job 1448:
==> flow/design.v (excerpt) <==
module riscv #(
    parameter logic[31:0] BootVector = 32'h0000_0000
)(
    input logic clk,
    input logic reset,
    output logic halted,
    input logic unhalt,
    output logic[31:0] i_addr,
    input logic[31:0] i_data,
    output logic[31:0] d_addr,
    output logic[31:0] d_wdata,
    output logic[3:0] d_wstrb,
    input logic[31:0] d_rdata
);
    logic[31:0] instr_f;
    logic[31:0] pc_f;
    logic[31:0] pc4_f;
    logic[31:0] instr_d;
    logic[31:0] pc_d;
    logic[31:0] pc4_d;
    logic[2:0] mem_size_d;
    logic mem_write_d;
    logic mem_read_d;
    logic rd_valid_d;
    logic[1:0] exec_sel_d;
    logic[2:0] flow_ctrl_d;
    logic[3:0] alsu_func_d;
    logic[1:0] src_sel_d;
    logic[3:0] fwd_sel_d;
    logic[4:0] rd_d;
    logic[31:0] reg_a_d;
    logic[31:0] reg_b_d;
    logic[31:0] imm_d;
    logic[31:0] pc_imm_d;
    logic jump_d;
    logic[2:0] mem_size_e;
    logic mem_write_e;
    logic mem_read_e;
    logic rd_valid_e;
    logic[1:0] exec_sel_e;
    logic[2:0] flow_ctrl_e;
    logic[3:0] alsu_func_e;
    logic[1:0] src_sel_e;
    logic[3:0] fwd_sel_e;
    logic[4:0] rd_e;
    logic[31:0] reg_a_e;
    logic[31:0] reg_b_e;
    logic[31:0] imm_e;
    logic[31:0] pc_imm_e;
    logic[31:0] pc_e;
    logic[31:0] pc4_e;
    logic[31:0] exec_res_e;
    logic[31:0] fwd_b_e;
    logic[1:0] pc_sel_e;
    logic[31:0] alsu_res_e;
    logic[2:0] mem_size_m;
    logic mem_write_m;
    logic mem_read_m;
    logic rd_valid_m;
    logic[4:0] rd_m;
    logic[31:0] exec_res_m;
    logic[31:0] fwd_b_m;
    logic[31:0] reg_d_m;
    logic rd_valid_w;
    logic[4:0] rd_w;
    logic[31:0] reg_d_w;
    logic stall;
    logic flush;
    logic system;
    logic misaligned_pc;
  ...
For scale: about 1500 flip-flops, ~0.078 sq mm of cells after synthesis.
make LEC_CHECK=0 CAP_MARGIN=0 CORE_MARGIN=2 CORE_UTILIZATION=70 CTS_CLUSTER_SIZE=36 SETUP_SLACK_MARGIN=1.74 SLEW_MARGIN=20 finish   # period 6.93 ns
run.sh (not shown) runs the stock make flow with config.mk's settings and CLKGATE_MAP_FILE=.
Job 1448 never completed; the flow aborted with a tool error in 5_1_grt.
The inputs of job 387 differ from those of job 1448 as listed below.
- CTS_CLUSTER_SIZE no longer set, was 36
- CAP_MARGIN now 20, was 0
- SETUP_SLACK_MARGIN no longer set, was 1.74
- CORE_UTILIZATION now 59, was 70
- the clock period (ns, I/O delays scaled along) now 5.29, was 6.93
### Flow results
- Job 387: all stages done; final checks FAILED (negative setup slack).
- On count of instances resized after the clock tree is built: between job 1448 and job 387, it ends up higher for job 1448.
- Horizontal die dimension, job 1448 and job 387: larger value in job 387
- Instance area at placement: job 387 > job 1448
- The floorplan die area of job 387 is higher than that of job 1448.
- Per the comparison of job 387 with job 1448, number of rows in the core area saw an increase; final HPWL from detailed placement lower.
Modified inputs, job 5748 compared to job 387
- CORE_UTILIZATION: 59 -> 40
- the clock period (ns, I/O delays scaled along): 5.29 -> 8.2
==> comparison <==
Changes observed in job 5748 relative to job 387: number of cells in Yosys stat has remained practically unchanged, number of ordinary and repair buffers in the finished layout has decreased, depth of the critical timing path with buffers and inverters included has decreased. Summary of job 387 and job 5748: one run falls short of a clean finish, namely job 387. Job 5748 vs. job 387: combinational fraction of design power lower, headroom to the max-slew limit higher. Overall via count from detail_route ended up 9.7% lower on job 5748 than on job 387. STATUS power: job 5748 wins against job 387.

riscv again, from the RTL that the note above started with.
export LEC_CHECK = 0
export CAP_MARGIN = 10
export CORE_MARGIN = 2
export CORE_UTILIZATION = 68
export CTS_CLUSTER_DIAMETER = 29
export CTS_CLUSTER_SIZE = 32
export SETUP_SLACK_MARGIN = 1.67
export SLEW_MARGIN = 20
create_clock -name core_clock -period 6.72 [get_ports {clk}]
The baseline aborted during global routing (5_1_grt) on GRT-0116.
Edit:
Settings changed: CAP_MARGIN 10 to 20, CORE_UTILIZATION 68 to 44, CTS_CLUSTER_DIAMETER 29 to unset, CTS_CLUSTER_SIZE 32 to unset, SETUP_SLACK_MARGIN 1.67 to unset.
Clock period 6.72 ns to 8.2 ns, I/O delays scaled along.
The changed run passed the timing, DRC and antenna checks.
Synthesized area stays the same.
Synthesized cell count does not change.
Die size goes up by 54%.
Edit:
Settings changed: CORE_UTILIZATION 44 to 68, CTS_CLUSTER_SIZE set to 36, SETUP_SLACK_MARGIN set to 1.54.
Clock period 8.2 ns to 5.29 ns, I/O delays scaled along.
=>
- The new run did not get past global routing (5_1_grt)
- synthesized area does not change
- die size falls by 35%
- synthesized cell count does not change
Edit:
Settings changed: CORE_UTILIZATION 68 to 59, CTS_CLUSTER_DIAMETER set to 27, CTS_CLUSTER_SIZE 36 to unset, SETUP_SLACK_MARGIN 1.54 to 1.25, TNS_END_PERCENT set to 5.
After rerunning: Now the flow finished but failed the layout checks on capacitance limit, slew limit, setup timing; synthesized cell count stays the same; area after synthesis is unchanged; die area came out higher by about 15%.
Edit:
Settings changed: CORE_UTILIZATION 59 to 32, CTS_CLUSTER_DIAMETER 27 to unset, SETUP_SLACK_MARGIN 1.25 to unset, TNS_END_PERCENT 5 to unset.
Clock period 5.29 ns to 13.2 ns, I/O delays scaled along.
=> Now the flow finished with timing, DRC and antenna clean; critical path depth climbs by 2; core utilization drops by 41 points; cell area drops by 13%; global-route usage drops by 30 points; area after synthesis is unchanged; total power drops by 72%; non-clock buffer count drops by 763; worst hold slack gets worse by 0.0078 ns; sequential share of layout area climbs by 6.2 points.

riscv again, from the RTL that the note above started with.
==> flow/config.mk <==
export PLATFORM = sky130hd
export DESIGN_NAME = riscv
export DESIGN_NICKNAME = riscv
export VERILOG_FILES = /design/flow/design.v
export SDC_FILE = /design/flow/constraint.sdc
export NUM_CORES = 4
export LEC_CHECK = 0
export CAP_MARGIN = 25
export CELL_PAD_IN_SITES_DETAIL_PLACEMENT = 0
export CELL_PAD_IN_SITES_GLOBAL_PLACEMENT = 0
export CORE_MARGIN = 2
export CORE_UTILIZATION = 70
export CTS_CLUSTER_DIAMETER = 60
export CTS_CLUSTER_SIZE = 41
export GPL_ROUTABILITY_DRIVEN = 1
export GPL_TIMING_DRIVEN = 1
export MIN_ROUTING_LAYER = met1
export SETUP_SLACK_MARGIN = 0.6
export SLEW_MARGIN = 25
export TNS_END_PERCENT = 80
==> flow/constraint.sdc <==
create_clock -name core_clock -period 5.18 [get_ports {clk}]
set_input_delay 1.0360 -clock core_clock [delete_from_list [all_inputs] [get_ports {clk}]]
set_output_delay 1.0360 -clock core_clock [all_outputs]
set_load 0.01 [all_outputs]
The baseline failed in global routing (5_1_grt) with GRT-0116.
Then changed:
CELL_PAD_IN_SITES_GLOBAL_PLACEMENT = 2   (was 0)
CORE_UTILIZATION = 19   (was 70)
CTS_CLUSTER_SIZE = 82   (was 41)
GPL_ROUTABILITY_DRIVEN = 0   (was 1)
GPL_TIMING_DRIVEN = 0   (was 1)
PLACE_DENSITY_LB_ADDON = 0.26   (was default)
clock period = 7.0 ns   (was 5.18 ns; I/O delays follow)
Outcome: The new run completed without violations; synthesized area stays the same; die area climbs to 3.6 times its value; synthesized cell count does not change.
Then changed:
CAP_MARGIN = 0   (was 25)
CELL_PAD_IN_SITES_GLOBAL_PLACEMENT = 0   (was 2)
CORE_UTILIZATION = 71   (was 19)
CTS_CLUSTER_SIZE = 39   (was 82)
GPL_ROUTABILITY_DRIVEN = 1   (was 0)
GPL_TIMING_DRIVEN = 1   (was 0)
PLACE_DENSITY_LB_ADDON = default   (was 0.26)
SETUP_SLACK_MARGIN = -0.26   (was 0.6)
clock period = 5.18 ns   (was 7.0 ns; I/O delays follow)
Effect:
- The changed run never finished: it broke off in global routing (5_1_grt) (GRT-0116)
- die area drops by 73%
- synthesized area stays the same
- synthesized cell count is unchanged
Then changed:
CAP_MARGIN = 25   (was 0)
CORE_UTILIZATION = 66   (was 71)
CTS_CLUSTER_SIZE = 17   (was 39)
SETUP_SLACK_MARGIN = 1.38   (was -0.26)
clock period = 5.31 ns   (was 5.18 ns; I/O delays follow)
Result: The new run aborted during global routing (5_1_grt); die area goes up by 7.5%; synthesized cell count does not change; area after synthesis is unchanged.

riscv again, from the RTL that the note above started with.
Design riscv, start of the top module:
module riscv #(
    parameter logic[31:0] BootVector = 32'h0000_0000
)(
    input logic clk,
    input logic reset,
    output logic halted,
    input logic unhalt,
    output logic[31:0] i_addr,
    input logic[31:0] i_data,
    output logic[31:0] d_addr,
    output logic[31:0] d_wdata,
    output logic[3:0] d_wstrb,
    input logic[31:0] d_rdata
);
Settings: LEC_CHECK=0, CAP_MARGIN=0, CELL_PAD_IN_SITES_DETAIL_PLACEMENT=0, CELL_PAD_IN_SITES_GLOBAL_PLACEMENT=0, CORE_MARGIN=2, CORE_UTILIZATION=70, CTS_CLUSTER_DIAMETER=60, CTS_CLUSTER_SIZE=17, GPL_ROUTABILITY_DRIVEN=1, GPL_TIMING_DRIVEN=1, MIN_ROUTING_LAYER=met1, SETUP_SLACK_MARGIN=0.6, SLEW_MARGIN=25, TNS_END_PERCENT=80; clock period 5.31 ns.
The starting point did not get past global routing on GRT-0116.
Then changed:
Settings changed: CAP_MARGIN 0 to 20, CELL_PAD_IN_SITES_DETAIL_PLACEMENT 0 to default, CELL_PAD_IN_SITES_GLOBAL_PLACEMENT 0 to default, CORE_UTILIZATION 70 to 59, CTS_CLUSTER_DIAMETER 60 to default, CTS_CLUSTER_SIZE 17 to default, GPL_ROUTABILITY_DRIVEN 1 to default, GPL_TIMING_DRIVEN 1 to default, MIN_ROUTING_LAYER met1 to default, SETUP_SLACK_MARGIN 0.6 to default, SLEW_MARGIN 25 to 20, TNS_END_PERCENT 80 to default.
Clock period 5.31 ns to 4.7 ns, I/O delays scaled along.
What happened: Now the flow finished but failed the layout checks on negative setup slack; area after synthesis does not change; synthesized cell count stays the same; die area came out higher by about a fifth.
Then changed:
Settings changed: ABC_AREA from default to 1, CORE_ASPECT_RATIO from default to 1.33.
Clock period 4.7 ns to 4.56 ns, I/O delays scaled along.
=>
- The changed run finished with negative setup slack left
- synthesized area increases slightly
- first-iteration DRC count rises by about a fifth
- utilization went down by 1.2 points
- via count climbs by a quarter to a third
- sequential share of layout area goes down by 0.16 points
- routed wire length climbs by a few percent
- fmax increases by about a fifth
Then changed:
Settings changed: ABC_AREA 1 to default, CORE_ASPECT_RATIO 1.33 to default, CORE_UTILIZATION 59 to 66, SETUP_SLACK_MARGIN from default to -0.27.
Clock period 4.56 ns to 5.05 ns, I/O delays scaled along.
Effect:
- This time the run never finished: it broke off in global routing
- synthesized cell count shrinks by 40%
- area after synthesis shrinks by 1.9%
- die area shrinks by 12%

Starting RTL as in the previous note.
==> flow/config.mk <==
export PLATFORM = sky130hd
export DESIGN_NAME = riscv
export DESIGN_NICKNAME = riscv
export VERILOG_FILES = /design/flow/design.v
export SDC_FILE = /design/flow/constraint.sdc
export NUM_CORES = 4
export LEC_CHECK = 0
export CAP_MARGIN = 20
export CORE_MARGIN = 2
export CORE_UTILIZATION = 58
export HOLD_SLACK_MARGIN = -0.08
export MAX_ROUTING_LAYER = met4
export SETUP_SLACK_MARGIN = 1.51
export SLEW_MARGIN = 20
export TNS_END_PERCENT = 5
==> flow/constraint.sdc <==
create_clock -name core_clock -period 5.44 [get_ports {clk}]
set_input_delay 1.0880 -clock core_clock [delete_from_list [all_inputs] [get_ports {clk}]]
set_output_delay 1.0880 -clock core_clock [all_outputs]
set_load 0.01 [all_outputs]
The baseline reached the layout checks and failed them: setup timing.
Next try:
Settings changed: CORE_UTILIZATION 58 to 59, HOLD_SLACK_MARGIN -0.08 to unset, MAX_ROUTING_LAYER met4 to unset, SETUP_SLACK_MARGIN 1.51 to 1.74, TNS_END_PERCENT 5 to unset.
Clock period 5.44 ns to 6.93 ns, I/O delays scaled along.
- Now the flow went through all stages and came out clean
- critical path depth came out lower by 1
- design area came out lower by a few percent
- die size came out lower slightly
- via count came out lower by a few percent

## run A
riscv again, from the RTL that the note above started with.
export LEC_CHECK = 0
export CAP_MARGIN = 15
export CORE_MARGIN = 2
export CORE_UTILIZATION = 34
export MIN_ROUTING_LAYER = met1
export PLACE_DENSITY = 0.5
export SLEW_MARGIN = 20
export TNS_END_PERCENT = 85
create_clock -name core_clock -period 13.8 [get_ports {clk}]
Run A: full flow OK, the timing, DRC and antenna checks passed
Inputs modified between run A and run B:
- removing MIN_ROUTING_LAYER (formerly met1)
- changing CAP_MARGIN from 15 to 10
- removing PLACE_DENSITY (formerly 0.5)
- setting SETUP_SLACK_MARGIN to 1.67 for the first time
- changing CORE_UTILIZATION from 34 to 66
- removing TNS_END_PERCENT (formerly 85)
- changing the clock period (ns, I/O delays scaled along) from 13.8 to 6.72
Results
- Run B against run A: sequential cell area shows no meaningful change, first-pass GRT wire length has increased, design area higher, part of the power in combinational logic rose by 2.7 points, clock-buffer cell count -13%.
- Run A reports its critical path startpoint as de_reg.flope.q[198] while run B reports de_reg.flope.q[200].
- Going from run A to run B, part of the cycle the worst path needs grows by 30 points.
Input changes introduced in run C (baseline for comparison: run B):
- changing CAP_MARGIN from 10 to 20
- changing CORE_UTILIZATION from 66 to 58
- changing SETUP_SLACK_MARGIN from 1.67 to 1.51
- changing the clock period (ns, I/O delays scaled along) from 6.72 to 5.44
Results
- Per the comparison of run C with run B, critical path depth grew by 5, post-synthesis instance area saw little to no change.
- Run C ended with less sequential share of layout area than run B.
- On cell area: between run C and run B, it ends up higher for run C.
- Utilization run B -> run C: down
- Run C vs. run B: non-clock buffer count higher; total power per unit cell area climbed 21%; die size went up.
- On run C: die width is 23 um higher than what run B gave.
- On data required time of the critical path: between run C and run B, it ends up higher for run B.
- Every run in run C and run B closed cleanly, with the single exception of run C.
- Run C completed end to end; final checks failed (setup timing).
- Routed wire length ends up higher on run B.
[inputs] run D vs run C
- CORE_UTILIZATION now 40, was 58
- SETUP_SLACK_MARGIN no longer set, was 1.51
- the clock period (ns, I/O delays scaled along) now 10.0, was 5.44
--- outcome ---
- Run D completed every stage of the flow, and the final layout passed the timing, DRC and antenna checks.
- Compared with run C, run D improves cell area.
- Group drawing the most power = combinational logic: run C; group drawing the most power = registers: run D
- Worst path arrival time ended up 2040 ps higher on run D than on run C.
- In run D relative to run C, routed wire length had gone down by a few percent.
- Non-filler instance count after layout of run D is on par with run C.
- Max sequential cell area share across run D and run C: run D

== job 1694 ==
riscv again, from the RTL that the note above started with.
clock: 13.5 ns
lec_check: 0
abc_area: 0
cap_margin: 35
cell_pad_in_sites_detail_placement: 2
core_aspect_ratio: 0.59
core_margin: 2
core_utilization: 40
cts_cluster_diameter: 255
gpl_timing_driven: 1
hold_slack_margin: -0.02
max_routing_layer: met4
min_routing_layer: met1
place_density_lb_addon: 0.05
setup_slack_margin: 2.31
slew_margin: 10
diff inputs: job 1694 => job 699
Settings: a change of SLEW_MARGIN from 10 to 40; a change of CORE_ASPECT_RATIO from 0.59 to 1.59; a deleted ABC_AREA that had been 0; a change of SETUP_SLACK_MARGIN from 2.31 to 2.78; a deleted PLACE_DENSITY_LB_ADDON that had been 0.05; a change of CAP_MARGIN from 35 to 20; a change of MIN_ROUTING_LAYER from met1 to met2; a change of CTS_CLUSTER_DIAMETER from 255 to 191; a deleted GPL_TIMING_DRIVEN that had been 1; a change of the clock period (ns, I/O delays scaled along) from 13.5 to 10.0.
## What came out
- When the final numbers for job 1694 and job 699 were put side by side, the global-route wire length before repair turned out to be smaller in job 1694.
- The higher routed length per instance came out of job 699.
- Job 699 vs job 1694: total chip power up by more than a quarter
- Job 699 — slack of the critical path 1.85 ns lower, job 1694 as reference
- Row clock-buffer cell count: job 699 lower / job 1694 higher
- Re final-report setup violation count: no difference whatsoever between job 699 and job 1694.
- Looking at total cell area at the placement stage, job 699 sits 0.60% above job 1694.
Changes in job 5037 relative to job 699:
Settings: changing CORE_ASPECT_RATIO from 1.59 to 1.84; changing CORE_MARGIN from 2 to 8; removing SETUP_SLACK_MARGIN (formerly 2.78); changing HOLD_SLACK_MARGIN from -0.02 to 0.17; setting PLACE_DENSITY_LB_ADDON to 0.18 for the first time; setting ABC_AREA to 0 for the first time; removing MIN_ROUTING_LAYER (formerly met2); setting CELL_PAD_IN_SITES_GLOBAL_PLACEMENT to 2 for the first time; setting GPL_ROUTABILITY_DRIVEN to 0 for the first time; removing CTS_CLUSTER_DIAMETER (formerly 191); setting GPL_TIMING_DRIVEN to 0 for the first time; setting CTS_CLUSTER_SIZE to 66 for the first time; setting TNS_END_PERCENT to 65 for the first time; changing SLEW_MARGIN from 40 to 20.
## What came out
Job 5037 ran in full, but the layout does not pass; the checks complain about negative setup slack. The wire length the detailed router placed on met1 of job 5037 exceeds that of job 699 by 120 mm. Mean number of vias per cell down 23% in job 5037 wrt job 699. When the final numbers for job 5037 and job 699 were put side by side, the total routed wirelength turned out to be smaller in job 699. For the length of routed met3 wiring, job 5037 came in about 80% lower than job 699 did. Compared with job 699, job 5037 degrades first-pass GRT wire length.
Here is what was changed in the inputs of job 8757 compared with job 5037.
Settings: a deleted TNS_END_PERCENT that had been 65; a deleted PLACE_DENSITY_LB_ADDON that had been 0.18; an added MIN_ROUTING_LAYER of met1; an added CTS_CLUSTER_DIAMETER of 191; an added SETUP_SLACK_MARGIN of 2.78; a deleted CTS_CLUSTER_SIZE that had been 66; a change of CORE_ASPECT_RATIO from 1.84 to 1.59; a change of HOLD_SLACK_MARGIN from 0.17 to -0.02; a deleted GPL_ROUTABILITY_DRIVEN that had been 0; a deleted CELL_PAD_IN_SITES_GLOBAL_PLACEMENT that had been 2; a change of ABC_AREA from 0 to 1; a change of SLEW_MARGIN from 20 to 40; a change of CORE_MARGIN from 8 to 2.
Results
Job 8757 vs job 5037 — area share of xor/xnor cells in the synthesized design dropped 0.27 points. Comparing simple-gate share of the synthesized area for job 5037 and job 8757, the smaller number came from job 5037. Job 8757: it failed with a tool error in global routing (5_1_grt), so there are no final results. Between job 5037 and job 8757, the floorplan utilization figures differ only marginally. Synthesized cell count in job 8757 vs job 5037: up 67%.
For job 7947, these inputs were changed with respect to job 8757:
Settings: MAX_ROUTING_LAYER no longer set, was met4; ABC_AREA now 0, was 1; SETUP_SLACK_MARGIN now 1.61, was 2.78; GPL_ROUTABILITY_DRIVEN now 0, previously not set; CELL_PAD_IN_SITES_DETAIL_PLACEMENT no longer set, was 2; CORE_ASPECT_RATIO now 1.84, was 1.59; TNS_END_PERCENT now 65, previously not set; PLACE_DENSITY_LB_ADDON now 0.18, previously not set; HOLD_SLACK_MARGIN no longer set, was -0.02; CTS_CLUSTER_SIZE now 17, previously not set; CELL_PAD_IN_SITES_GLOBAL_PLACEMENT now 2, previously not set; SLEW_MARGIN now 20, was 40; CTS_CLUSTER_DIAMETER no longer set, was 191; MIN_ROUTING_LAYER no longer set, was met1.
Notes after the runs:
- Job 7947 was carried through to the last stage, and its layout satisfied the timing, DRC and antenna checks.
- Taking job 8757 as the reference point, the synthesized-area fraction occupied by ao, oa, aoi and oai cells of job 7947 falls by 11 points.
- Diff job 8757 -> job 7947 | number of buffers inserted during clock tree synthesis | down by a little under 10%
- Post-CTS setup repair buffer count for job 7947: 8 up relative to job 8757
- Re count of standard-cell rows: job 7947 is 14 up on job 8757.
Power figures rest on the tool's default switching activity, not on a simulated workload.
